==> flow/design.v (excerpt) <==
module fft_16 #(
    parameter WD = 12,
    parameter WNRD = 9
)(
    input                  clk,
    input                  rst_n,
    input                  en,
    input  signed [WD-1:0] sin_re,
    input  signed [WD-1:0] sin_im,
    output signed [WD-1:0] sout_re,
    output signed [WD-1:0] sout_im
);
    localparam W16_1_RE = 9'b011101100;
    localparam W16_1_IM = 9'b110011110;
    localparam W16_2_RE = 9'b010110101;
    localparam W16_2_IM = 9'b101001010;
    localparam W16_3_RE = 9'b001100001;
    localparam W16_3_IM = 9'b100010011;
    localparam W16_4_RE = 9'b000000000;
    localparam W16_4_IM = 9'b100000000;
    localparam W16_5_RE = 9'b110011110;
    localparam W16_5_IM = 9'b100010011;
    localparam W16_6_RE = 9'b101001010;
    localparam W16_6_IM = 9'b101001010;
    localparam W16_7_RE = 9'b100010011;
    localparam W16_7_IM = 9'b110011110;
    reg [3:0] count;
    reg  signed [WNRD-1:0] w1_re, w1_im, w2_re, w2_im;
    wire signed [WNRD-1:0] w3_re, w3_im;
    reg  signed [WD-1:0] d1_re [0:7];
    reg  signed [WD-1:0] d1_im [0:7];
    wire signed [WD-1:0] bf1_a_re;
    wire signed [WD-1:0] bf1_a_im;
    wire signed [WD-1:0] bf1_b_re;
    wire signed [WD-1:0] bf1_b_im;
    wire signed [WD-1:0] mux1_a_re;
    wire signed [WD-1:0] mux1_a_im;
    wire signed [WD-1:0] mux1_b_re;
    wire signed [WD-1:0] mux1_b_im;
    wire signed [WD-1:0] tf1_re;
    wire signed [WD-1:0] tf1_im;
    wire signed [WD-1:0] mux1_out_re;
    wire signed [WD-1:0] mux1_out_im;
    reg signed  [WD-1:0] stage1_out_re;
    reg signed  [WD-1:0] stage1_out_im;
    reg  signed [WD-1:0] d2_re [0:3];
    reg  signed [WD-1:0] d2_im [0:3];
    wire signed [WD-1:0] bf2_a_re;
    wire signed [WD-1:0] bf2_a_im;
    wire signed [WD-1:0] bf2_b_re;
    wire signed [WD-1:0] bf2_b_im;
    wire signed [WD-1:0] mux2_a_re;
    wire signed [WD-1:0] mux2_a_im;
    wire signed [WD-1:0] mux2_b_re;
    wire signed [WD-1:0] mux2_b_im;
    wire signed [WD-1:0] tf2_re;
    wire signed [WD-1:0] tf2_im;
    wire signed [WD-1:0] mux2_out_re;
    wire signed [WD-1:0] mux2_out_im;
    reg signed  [WD-1:0] stage2_out_re;
    reg signed  [WD-1:0] stage2_out_im;
    reg  signed [WD-1:0] d3_re [0:1];
    reg  signed [WD-1:0] d3_im [0:1];
  ...
Settings: LEC_CHECK=0, ABC_AREA=1, CAP_MARGIN=20, CELL_PAD_IN_SITES_DETAIL_PLACEMENT=0, CELL_PAD_IN_SITES_GLOBAL_PLACEMENT=1, CORE_MARGIN=5, CORE_UTILIZATION=46, GPL_ROUTABILITY_DRIVEN=0, HOLD_SLACK_MARGIN=0.12, MIN_ROUTING_LAYER=met2, PLACE_DENSITY_LB_ADDON=0.09, SETUP_SLACK_MARGIN=-0.02, SLEW_MARGIN=15; clock period 9.92 ns.
run.sh (not shown) runs the stock make flow with config.mk's settings and CLKGATE_MAP_FILE=.
Then changed:
- CELL_PAD_IN_SITES_DETAIL_PLACEMENT: 0 -> default
- CELL_PAD_IN_SITES_GLOBAL_PLACEMENT: 1 -> default
- CORE_MARGIN: 5 -> 2
- CORE_UTILIZATION: 46 -> 72
- CTS_CLUSTER_DIAMETER: default -> 209
- GPL_ROUTABILITY_DRIVEN: 0 -> default
- HOLD_SLACK_MARGIN: 0.12 -> default
- MIN_ROUTING_LAYER: met2 -> default
- PLACE_DENSITY_LB_ADDON: 0.09 -> 0.01
- SETUP_SLACK_MARGIN: -0.02 -> -0.26
- SLEW_MARGIN: 15 -> 20
- clock period: 9.92 -> 9.7 ns (I/O delays scaled with it)
Result: The changed run ran to the end with no violations. Register-to-register slack loses 0.21 ns. Design area came out lower by 2.2%. Critical path depth goes up by 1. Worst setup slack gets worse by 0.21 ns. Flip-flop count stays the same. Clock skew shrinks by 0.0092 ns. Wire length came out lower by 6.6%. Via count drops by 26%. Global-route usage is higher by 1.3 points. Count of clock-buffer cells in the layout shrinks by 9.
Then changed:
- ABC_AREA: 1 -> default
- CORE_UTILIZATION: 72 -> 67
- CTS_CLUSTER_DIAMETER: 209 -> default
- CTS_CLUSTER_SIZE: default -> 99
- PLACE_DENSITY: default -> 0.37
- PLACE_DENSITY_LB_ADDON: 0.01 -> default
- SETUP_SLACK_MARGIN: -0.26 -> default
- clock period: 9.7 -> 11.0 ns (I/O delays scaled with it)
What happened: Die area went up by a few percent; wire length grows by a few percent; final area decreases slightly; setup slack is better by 0.10 ns; hold slack is better by 0.040 ns; area after synthesis fell slightly.
Then changed:
- CORE_UTILIZATION: 67 -> 72
- CTS_CLUSTER_SIZE: 99 -> default
- PLACE_DENSITY: 0.37 -> default
- clock period: 11.0 -> 8.67 ns (I/O delays scaled with it)
- With this change the flow finished with negative setup slack left
- routed wire length grows by 21%
- first-iteration DRC count grows by 44%
- clock skew shrinks by 0.014 ns
- synthesized cell count does not change

========
Setup of run 1:
fft_16 again, from the RTL that the note above started with.
export LEC_CHECK = 0
export ABC_AREA = 1
export CAP_MARGIN = 20
export CELL_PAD_IN_SITES_DETAIL_PLACEMENT = 1
export CELL_PAD_IN_SITES_GLOBAL_PLACEMENT = 2
export CORE_ASPECT_RATIO = 1.14
export CORE_MARGIN = 4
export CORE_UTILIZATION = 42
export CTS_CLUSTER_DIAMETER = 373
export MAX_ROUTING_LAYER = met5
export SETUP_SLACK_MARGIN = 1.1
export SLEW_MARGIN = 20
create_clock -name core_clock -period 11.2 [get_ports {clk}]
Run 1 finished every step from synthesis to the final layout, and the layout passed the timing, DRC and antenna checks.
What run 2 does differently from run 1 at the input level:
- a deleted CORE_ASPECT_RATIO that had been 1.14
- a change of CORE_MARGIN from 4 to 2
- a deleted CELL_PAD_IN_SITES_GLOBAL_PLACEMENT that had been 2
- a deleted ABC_AREA that had been 1
- a deleted MAX_ROUTING_LAYER that had been met5
- a change of SETUP_SLACK_MARGIN from 1.1 to -0.47
- a deleted CTS_CLUSTER_DIAMETER that had been 373
- a change of CORE_UTILIZATION from 42 to 71
- a deleted CELL_PAD_IN_SITES_DETAIL_PLACEMENT that had been 1
- a change of the clock period (ns, I/O delays scaled along) from 11.2 to 8.49
[summary]
[flow] run 2 | stages: complete | final checks: fail | reason: setup timing
Number of rows in the core area ended up 39 lower on run 2 than on run 1.
The path type of the worst setup path comes out primary input to flop in one run and flop to flop in the other, namely in run 1 and run 2 respectively.
From run 1 to run 2 the numbers moved as follows: cell area +about 8%, critical path depth decreased by 5 relative to the old numbers, post-synthesis sequential area ratio rose 0.26 points, part of the cycle the worst path needs up 36 points.
Relative to run 2, the following input files were edited for run 3:
- setting PLACE_DENSITY_LB_ADDON to 0.01 for the first time
- setting ABC_AREA to 1 for the first time
- removing SETUP_SLACK_MARGIN (formerly -0.47)
- changing CORE_UTILIZATION from 71 to 72
- changing the clock period (ns, I/O delays scaled along) from 8.49 to 9.66
## What came out
Run 3 completed; timing, DRC and antenna clean
Nothing crashed in run 2 and all stages finished; the problem is that the final layout failed, the offending checks being setup timing.
In run 3, the synthesized cell area came out 770 µm² above the value in run 2.
Against run 2, run 3 reports a fraction of standard cell area in multi-input logic that is lower.
Max number of nets in the finished design across run 2 and run 3: run 3
When the final numbers for run 2 and run 3 were put side by side, the routed wire length turned out to be greater in run 2.
The share of the clock period used by the worst path after layout in run 3 sits 25 points below the value recorded for run 2.
Run 2 has lower synthesized cell count than run 3.
Post-synthesis chip area from yosys sits higher in run 3 than in run 2.
--- input diff run 3..run 4 ---
- changing CAP_MARGIN from 20 to 0
- setting SETUP_SLACK_MARGIN to -0.47 for the first time
- removing PLACE_DENSITY_LB_ADDON (formerly 0.01)
- changing CORE_UTILIZATION from 72 to 71
- setting CTS_CLUSTER_DIAMETER to 236 for the first time
- changing the clock period (ns, I/O delays scaled along) from 9.66 to 8.49
Run 4 -> stages 100% | layout checks FAIL | setup timing
The run showing the smaller overall via count from detail_route is run 3.
When the final numbers for run 3 and run 4 were put side by side, the combinational fraction of the cell area turned out to be smaller in run 4.
Number of multi-input combinational cells essentially unchanged between run 3 and run 4.
Modified inputs, run 5 compared to run 4
- MAX_ROUTING_LAYER newly set to met4
- SETUP_SLACK_MARGIN changed from -0.47 to 2.43
- CORE_UTILIZATION changed from 71 to 72
- CTS_CLUSTER_DIAMETER changed from 236 to 244
- PLACE_DENSITY_LB_ADDON newly set to 0.01
- CAP_MARGIN changed from 0 to 20
- the clock period (ns, I/O delays scaled along) changed from 8.49 to 8.37
Results
- [run 5] flow finished | final checks: failed | reasons: setup timing
- Number of logic stages on the critical path including buffering up 16% in run 5 wrt run 4
- Area occupied by multi-input gates: run 5 > run 4
- Compared with run 4, run 5 shows fraction of area in multi-input gates higher by 1.0 points.
- Summary — critical path data arrival time, run 5 relative to run 4: lower, by 0.69 ns.
- Changes observed in run 5 relative to run 4: critical path's largest stage delay fell by 0.32 ns; highest fanout seen on the critical path fell by 1; ratio of final minimum period to clock period fell by 5.3 points; detailed route wirelength on metal2 fell by about 3.4%; global-route usage rose by 1.8 points.

========
Starting RTL as in the previous note.
clock: 9.72 ns
lec_check: 0
abc_area: 0
cap_margin: 0
core_margin: 2
core_utilization: 26
gpl_routability_driven: 1
place_density_lb_addon: 0.06
setup_slack_margin: 2.88
slew_margin: 15
tns_end_percent: 30
The baseline produced a layout that fails on setup timing.
==> next run, changes <==
Settings changed: ABC_AREA 0 to not set, CAP_MARGIN 0 to 20, CELL_PAD_IN_SITES_DETAIL_PLACEMENT set to 0, CELL_PAD_IN_SITES_GLOBAL_PLACEMENT set to 0, CORE_UTILIZATION 26 to 66, GPL_ROUTABILITY_DRIVEN 1 to not set, MIN_ROUTING_LAYER set to met1, PLACE_DENSITY_LB_ADDON 0.06 to 0.09, SETUP_SLACK_MARGIN 2.88 to not set, TNS_END_PERCENT 30 to not set.
Clock period 9.72 ns to 4.87 ns, I/O delays scaled along.
Outcome:
- The changed run finished with setup timing left
- routed wire length is lower by 7.0%
- global-route usage is higher by 21 points
- worst setup slack degrades by 4.2 ns
- final cell count is lower by 14%
==> next run, changes <==
Settings changed: ABC_AREA set to 1, CELL_PAD_IN_SITES_DETAIL_PLACEMENT 0 to not set, CELL_PAD_IN_SITES_GLOBAL_PLACEMENT 0 to not set, CORE_UTILIZATION 66 to 72, MAX_ROUTING_LAYER set to met4, MIN_ROUTING_LAYER met1 to not set, PLACE_DENSITY_LB_ADDON 0.09 to 0.01, SETUP_SLACK_MARGIN set to 2.43, SLEW_MARGIN 15 to 20.
Clock period 4.87 ns to 8.37 ns, I/O delays scaled along.
Outcome: The new run reached the layout checks and failed them: setup timing; die area drops by 6.9%; non-clock buffer count drops by 351; worst setup slack improves by 3.9 ns; first-iteration DRC count is higher by about 40%; critical path depth went up by 2; cell area goes down by 2.7%; sequential share of layout area came out higher by 0.35 points.
==> next run, changes <==
Settings changed: CTS_CLUSTER_DIAMETER set to 359, CTS_CLUSTER_SIZE set to 99, HOLD_SLACK_MARGIN set to 0.28, MAX_ROUTING_LAYER met4 to not set, PLACE_DENSITY set to 0.37, PLACE_DENSITY_LB_ADDON 0.01 to not set, SETUP_SLACK_MARGIN 2.43 to -0.62.
Clock period 8.37 ns to 6.88 ns, I/O delays scaled along.
This time the run stopped in global routing.
Synthesized area is unchanged.
Die area is unchanged.
Synthesized cell count is unchanged.
==> next run, changes <==
Settings changed: ABC_AREA 1 to not set, CORE_UTILIZATION 72 to 40, CTS_CLUSTER_DIAMETER 359 to not set, CTS_CLUSTER_SIZE 99 to not set, HOLD_SLACK_MARGIN 0.28 to not set, PLACE_DENSITY 0.37 to not set, SETUP_SLACK_MARGIN -0.62 to not set.
Clock period 6.88 ns to 11.0 ns, I/O delays scaled along.
With this change the flow passed the timing, DRC and antenna checks; die area came out higher by 76%; synthesized cell count is lower by 15%; area after synthesis is lower by 1.5%.
==> next run, changes <==
Settings changed: CORE_UTILIZATION 40 to 72, SETUP_SLACK_MARGIN set to -0.26.
Clock period 11.0 ns to 9.7 ns, I/O delays scaled along.
Outcome: This time the run reached the layout checks and failed them: setup timing; routed wire length rises by 3.0%; critical path depth is higher by 2; register-to-register slack got worse by 0.71 ns; non-clock buffer count increases by 73; clock skew came out lower by 0.033 ns; worst setup slack is worse by 1.1 ns; final area is about the same; via count grows by 6.2%.
